==> 09-22 <==
==> flow/design.v <==
module alu(
    output[16 - 1:0] data_out,
	 output 							  valid_out,
	 output 							  cmd_out,
	 input [16 - 1:0] data_in,
	 input 							  valid_in,
	 input 							  cmd_in,
	 output 									 amm_read,
	 output[8 - 1:0] amm_address,
	 input [8 - 1:0] amm_readdata,
	 input 									 amm_waitrequest,
	 input[1:0] 							 amm_response,
	 input clk,
	 input rst_n
    );
	reg[2:0] state;
	reg[5:0] nof_operands; 				 
	reg[3:0] opcode; 						 
	reg[7:0] operand[0:63];				 
	reg error;								 
	reg[11:0] result;						 
	reg[5:0] last_index;					 
	reg[5:0] current_index;				 
	reg[5:0] nof;							 
	reg      first_indirect;			 
	reg[7:0] shiftop1, shiftop2;
	wire[1:0] mod = data_in[9:8];		 
	wire[7:0] operand_dir = data_in[7:0];
	wire[7:0] cur_address = operand[current_index];
	wire      bad_address = (cur_address > 'h0F && cur_address < 'h30) || (cur_address > 'h7F && cur_address < 'hA0);
	wire      payload_beat = valid_in && !cmd_in;
	always @(posedge clk) begin
		if(!rst_n) begin
			state <= 3'd0;
		end
		else begin
		case(state)
			3'd0: begin
						if(cmd_in == 1 && valid_in == 1) begin
							opcode <= data_in[11:8];
							nof_operands <= data_in[5:0];
							nof <= data_in[5:0];
							last_index <= 0;
							current_index <= 0;
							first_indirect <= 0;
							shiftop1 <= 0;
							shiftop2 <= 0;
							error <= 0;
							result <= (data_in[11:8] == 1) ? 12'hFFF : 12'h000;
							state <= 3'd1;
							if(data_in[5:0] == 0) begin
								error <= 1;
								state <= 3'd2;
							end
							if(data_in[5:0] != 1 && (data_in[11:8] == 4 || data_in[11:8] == 5 || data_in[11:8] == 6 || data_in[11:8] == 7)) begin
								error <= 1;
								state <= 3'd2;
							end
							if(data_in[5:0] != 2 && (data_in[11:8] == 8 || data_in[11:8] == 9))
								error <= 1;
						end
			end
			3'd1: begin
						if(payload_beat) begin
							if(mod == 2'b00) begin
								case(opcode)
									0: result <= result + operand_dir;
									1: result <= result & operand_dir;
									2:  result <= result | operand_dir;
									3: result <= result ^ operand_dir;
									4: result <= ~{4'b0, operand_dir};
									5: result <= operand_dir + 12'd1;
									6: result <= operand_dir - 12'd1;
									7: result <= ~{4'b0, operand_dir} + 12'd1;
									8, 9: begin
										if(nof == nof_operands) shiftop1 <= operand_dir;
										else shiftop2 <= operand_dir;
									end
									default: ;
								endcase
							end
							if(mod == 2'b01) begin
								operand[last_index] <= operand_dir;
								last_index <= last_index + 1;
								if(nof == nof_operands) first_indirect <= 1;
							end
							nof <= nof - 1;
							if(nof == 1) begin
								if(error || (last_index == 0 && mod != 2'b01))
									state <= 3'd2;
								else
									state <= 3'd4;
							end
						end
			end
			3'd4: begin
				if(bad_address) begin
					error <= 1;
					state <= 3'd2;
				end
				else if(amm_waitrequest == 0) begin
					if(amm_response != 2'b00) begin
						error <= 1;
						state <= 3'd2;
					end
					else begin
						current_index <= current_index + 1;
						case(opcode)
							0: result <= result + amm_readdata;
							1: result <= result & amm_readdata;
							2:  result <= result | amm_readdata;
							3: result <= result ^ amm_readdata;
							4: result <= ~{4'b0, amm_readdata};
							5: result <= amm_readdata + 12'd1;
							6: result <= amm_readdata - 12'd1;
							7: result <= ~{4'b0, amm_readdata} + 12'd1;
							8, 9: begin
								if(first_indirect && current_index == 0) shiftop1 <= amm_readdata;
								else shiftop2 <= amm_readdata;
							end
							default: ;
						endcase
						if(current_index + 1 == last_index)
							state <= 3'd2;
					end
				end
			end
			3'd2: state <= 3'd3;
			default: state <= 3'd0;
		endcase
		end
	end
	reg[16 - 1:0]  		reg_data_out;
	reg 							  		reg_valid_out;
	reg 							  		reg_cmd_out;
	reg[11:0]                     final_result;
	always @(*) begin
		final_result = result;
		if(opcode == 4 || opcode == 7)
			final_result = {4'b0, result[7:0]};
		if(opcode == 8)
			final_result = {4'b0, shiftop1} >> shiftop2;
		if(opcode == 9)
			final_result = {4'b0, shiftop1 << shiftop2};
		if(error == 1)
			final_result = 12'hBAD;
		reg_data_out = 0;
		reg_valid_out = 0;
		reg_cmd_out = 0;
		if(state == 3'd2) begin
			reg_data_out[4] = error;
			reg_data_out[3:0] = opcode;
			reg_valid_out = 1;
			reg_cmd_out = 1;
		end
		if(state == 3'd3) begin
			reg_data_out[11:0] = final_result;
			reg_valid_out = 1;
		end
	end
	assign data_out = reg_data_out;
	assign valid_out = reg_valid_out;
	assign cmd_out = reg_cmd_out;
	assign amm_address = cur_address;
	assign amm_read = (state == 3'd4) && !bad_address;
endmodule
==> flow/run.sh <==
#!/bin/bash
# the make line also repeats each setting of config.mk as NAME=value (left out here)
make -C /OpenROAD-flow-scripts/flow DESIGN_CONFIG=/design/flow/config.mk WORK_HOME=/design/flow/orfs CLKGATE_MAP_FILE= finish
==> flow/config.mk <==
export PLATFORM = sky130hd
export DESIGN_NAME = alu
export DESIGN_NICKNAME = alu
export VERILOG_FILES = /design/flow/design.v
export SDC_FILE = /design/flow/constraint.sdc
export NUM_CORES = 4
export LEC_CHECK = 0
export ABC_AREA = 1
export CAP_MARGIN = 20
export CORE_ASPECT_RATIO = 0.91
export CORE_MARGIN = 2
export CORE_UTILIZATION = 72
export PLACE_DENSITY = 0.39
export SLEW_MARGIN = 20
==> flow/constraint.sdc <==
create_clock -name core_clock -period 8.69 [get_ports {clk}]
set_input_delay 1.7380 -clock core_clock [delete_from_list [all_inputs] [get_ports {clk}]]
set_output_delay 1.7380 -clock core_clock [all_outputs]
set_load 0.01 [all_outputs]
==> 03-20: changes against 09-22 <==
- CORE_ASPECT_RATIO: 0.91 -> not set
- CTS_CLUSTER_SIZE: not set -> 99
- PLACE_DENSITY: 0.39 -> 0.6
- SETUP_SLACK_MARGIN: not set -> 0.34
- TNS_END_PERCENT: not set -> 5
==> flow/constraint.sdc (replaced) <==
create_clock -name core_clock -period 3.9 [get_ports {clk}]
set_input_delay 0.7800 -clock core_clock [delete_from_list [all_inputs] [get_ports {clk}]]
set_output_delay 0.7800 -clock core_clock [all_outputs]
set_load 0.01 [all_outputs]
==> 12-11: changes against 09-22 <==
- CAP_MARGIN: 20 -> 30
- CORE_ASPECT_RATIO: 0.91 -> not set
- CTS_CLUSTER_DIAMETER: not set -> 60
- CTS_CLUSTER_SIZE: not set -> 74
- PLACE_DENSITY: 0.39 -> 0.64
- SETUP_SLACK_MARGIN: not set -> -0.38
==> flow/constraint.sdc (replaced) <==
create_clock -name core_clock -period 4.7 [get_ports {clk}]
set_input_delay 0.9400 -clock core_clock [delete_from_list [all_inputs] [get_ports {clk}]]
set_output_delay 0.9400 -clock core_clock [all_outputs]
set_load 0.01 [all_outputs]
==> comparison <==
03-20 completed and failed the layout checks on setup timing. 12-11 finished but fails on setup timing. 09-22 completed without violations.
The lowest hold slack belongs to 12-11, the highest to 03-20.
First-iteration DRC count, lowest first: 12-11, 09-22, 03-20.
Synthesized cell count is the same in 03-20 and 09-22.
In flip-flop count, 12-11 and 09-22 do not differ.
The lowest clock skew belongs to 09-22, the highest to 12-11.
Register-to-register slack: 03-20 < 12-11 < 09-22.
Design area: 12-11 < 09-22 < 03-20.

---

==> harbor <==
Starts from the design.v that is shown in full above.
==> flow/config.mk <==
export PLATFORM = sky130hd
export DESIGN_NAME = alu
export DESIGN_NICKNAME = alu
export VERILOG_FILES = /design/flow/design.v
export SDC_FILE = /design/flow/constraint.sdc
export NUM_CORES = 4
export LEC_CHECK = 0
export ABC_AREA = 1
export CAP_MARGIN = 20
export CORE_MARGIN = 2
export CORE_UTILIZATION = 71
export PLACE_DENSITY = 0.6
export SLEW_MARGIN = 20
==> flow/constraint.sdc <==
create_clock -name core_clock -period 3.95 [get_ports {clk}]
set_input_delay 0.7900 -clock core_clock [delete_from_list [all_inputs] [get_ports {clk}]]
set_output_delay 0.7900 -clock core_clock [all_outputs]
set_load 0.01 [all_outputs]
run.sh (not shown) runs the stock make flow with config.mk's settings and CLKGATE_MAP_FILE=.
==> lagoon: changes against harbor <==
Settings changed: ABC_AREA 1 to unset, CORE_UTILIZATION 71 to 40.
==> flow/constraint.sdc (replaced) <==
create_clock -name core_clock -period 10.0 [get_ports {clk}]
set_input_delay 2.0000 -clock core_clock [delete_from_list [all_inputs] [get_ports {clk}]]
set_output_delay 2.0000 -clock core_clock [all_outputs]
set_load 0.01 [all_outputs]
==> comparison table <==
                                                                   harbor                   lagoon
Result of the run                                  complete, no violations  complete, no violations
Clk latency of the worst-skew pair                                 0.62 ns                  0.64 ns
Total internal power                                              0.0102 W                0.00414 W
Total number of tap cells                                              511                      864
Wire length on met1                                              27,400 um                29,600 um
Number of standard cells after synthesis                             2,614                    1,730
Routed met3 length                                               10,000 um                  4940 um
Met3 track demand over resource in global routing                    9.20%                    3.40%
Sequential share of power                                            51.1%                    50.8%
Number of nets in the final layout                                   2,809                    1,843
Num CTS Buffers                                                         54                       60
Vias in the first global route                                      21,100                   15,300
Gp weighted congestion                                                1.08                    0.874
Top cell area share                                                  63.0%                    64.2%
Count of warning messages emitted by the tools                          55                       53
Global-route usage over all layers                                   40.3%                    19.6%
Area of the core                                               0.0377 mm^2              0.0659 mm^2
Final core area utilization                                          82.3%                    45.4%

---

==> exp/ember: inputs <==
RTL: the design.v shown in full above, as it stands there.
Settings: LEC_CHECK=0, CAP_MARGIN=20, CORE_ASPECT_RATIO=0.91, CORE_MARGIN=2, CORE_UTILIZATION=72, PLACE_DENSITY=0.6, SLEW_MARGIN=20; clock period 7.64 ns.
==> inputs of exp/yarrow, as changes to exp/ember <==
- ABC_AREA: not set -> 1
- CORE_ASPECT_RATIO: 0.91 -> not set
- CTS_CLUSTER_SIZE: not set -> 99
- PLACE_DENSITY: 0.6 -> 0.36
- SETUP_SLACK_MARGIN: not set -> 0.34
- TNS_END_PERCENT: not set -> 5
==> flow/constraint.sdc (replaced) <==
create_clock -name core_clock -period 3.9 [get_ports {clk}]
set_input_delay 0.7800 -clock core_clock [delete_from_list [all_inputs] [get_ports {clk}]]
set_output_delay 0.7800 -clock core_clock [all_outputs]
set_load 0.01 [all_outputs]
==> inputs of exp/amber, as changes to exp/ember <==
- CORE_ASPECT_RATIO: 0.91 -> not set
- CORE_UTILIZATION: 72 -> 68
- CTS_CLUSTER_SIZE: not set -> 19
- PLACE_DENSITY: 0.6 -> not set
- SETUP_SLACK_MARGIN: not set -> 1.01
==> flow/constraint.sdc (replaced) <==
create_clock -name core_clock -period 3.9 [get_ports {clk}]
set_input_delay 0.7800 -clock core_clock [delete_from_list [all_inputs] [get_ports {clk}]]
set_output_delay 0.7800 -clock core_clock [all_outputs]
set_load 0.01 [all_outputs]
==> inputs of exp/willow, as changes to exp/ember <==
- ABC_AREA: not set -> 0
- CAP_MARGIN: 20 -> 35
- CELL_PAD_IN_SITES_DETAIL_PLACEMENT: not set -> 0
- CORE_ASPECT_RATIO: 0.91 -> not set
- CORE_MARGIN: 2 -> 8
- CORE_UTILIZATION: 72 -> 40
- CTS_CLUSTER_DIAMETER: not set -> 268
- HOLD_SLACK_MARGIN: not set -> 0.27
- MAX_ROUTING_LAYER: not set -> met4
- MIN_ROUTING_LAYER: not set -> met2
- PLACE_DENSITY: 0.6 -> not set
- PLACE_DENSITY_LB_ADDON: not set -> 0.2
- SETUP_SLACK_MARGIN: not set -> 1.63
==> flow/constraint.sdc (replaced) <==
create_clock -name core_clock -period 5.68 [get_ports {clk}]
set_input_delay 1.1360 -clock core_clock [delete_from_list [all_inputs] [get_ports {clk}]]
set_output_delay 1.1360 -clock core_clock [all_outputs]
set_load 0.01 [all_outputs]
==> results <==
quantity	exp/ember	exp/amber	exp/yarrow	exp/willow
Result of the run	no timing/DRC/antenna violations	failed layout checks	failed layout checks	no timing/DRC/antenna violations
Violated checks	-	setup timing	setup timing	-
Destination of the worst hold path	-	nof_operands[4]	state[4]	state[4]
Worst slew margin	23.8%	41.2%	31.6%	35.3%
Weighted congestion reported at the end of routability-driven placement	0.923	0.918	1.03	0.921
Number of combinational gates with multiple inputs	994	995	1745	994
Ratio of final minimum period to clock period	88.0%	107%	101%	81.2%
Fillers	1796	1729	1941	5603
Cells after synthesis	1730	1730	2614	1730
Delay contributed by the slowest stage of the critical path	1.08 ns	0.63 ns	0.45 ns	0.48 ns
Global-route wire length before repair	109000 um	121000 um	125000 um	113000 um
Post-layout power	0.00680 W	0.0139 W	0.0137 W	0.00978 W
Buffers plus inverters on the worst setup path	3	4	5	5
Yosys stat cell total	1730	1730	2614	1730
Unrepaired setup endpoints after global routing	false	true	true	true
Setup slack on the worst flop-to-flop path	2.30 ns	0.08 ns	0.34 ns	1.83 ns
Worst setup path endpoint	amm_read	amm_read	amm_address[2]	amm_read
Power figures rest on the tool's default switching activity, not on a simulated workload.
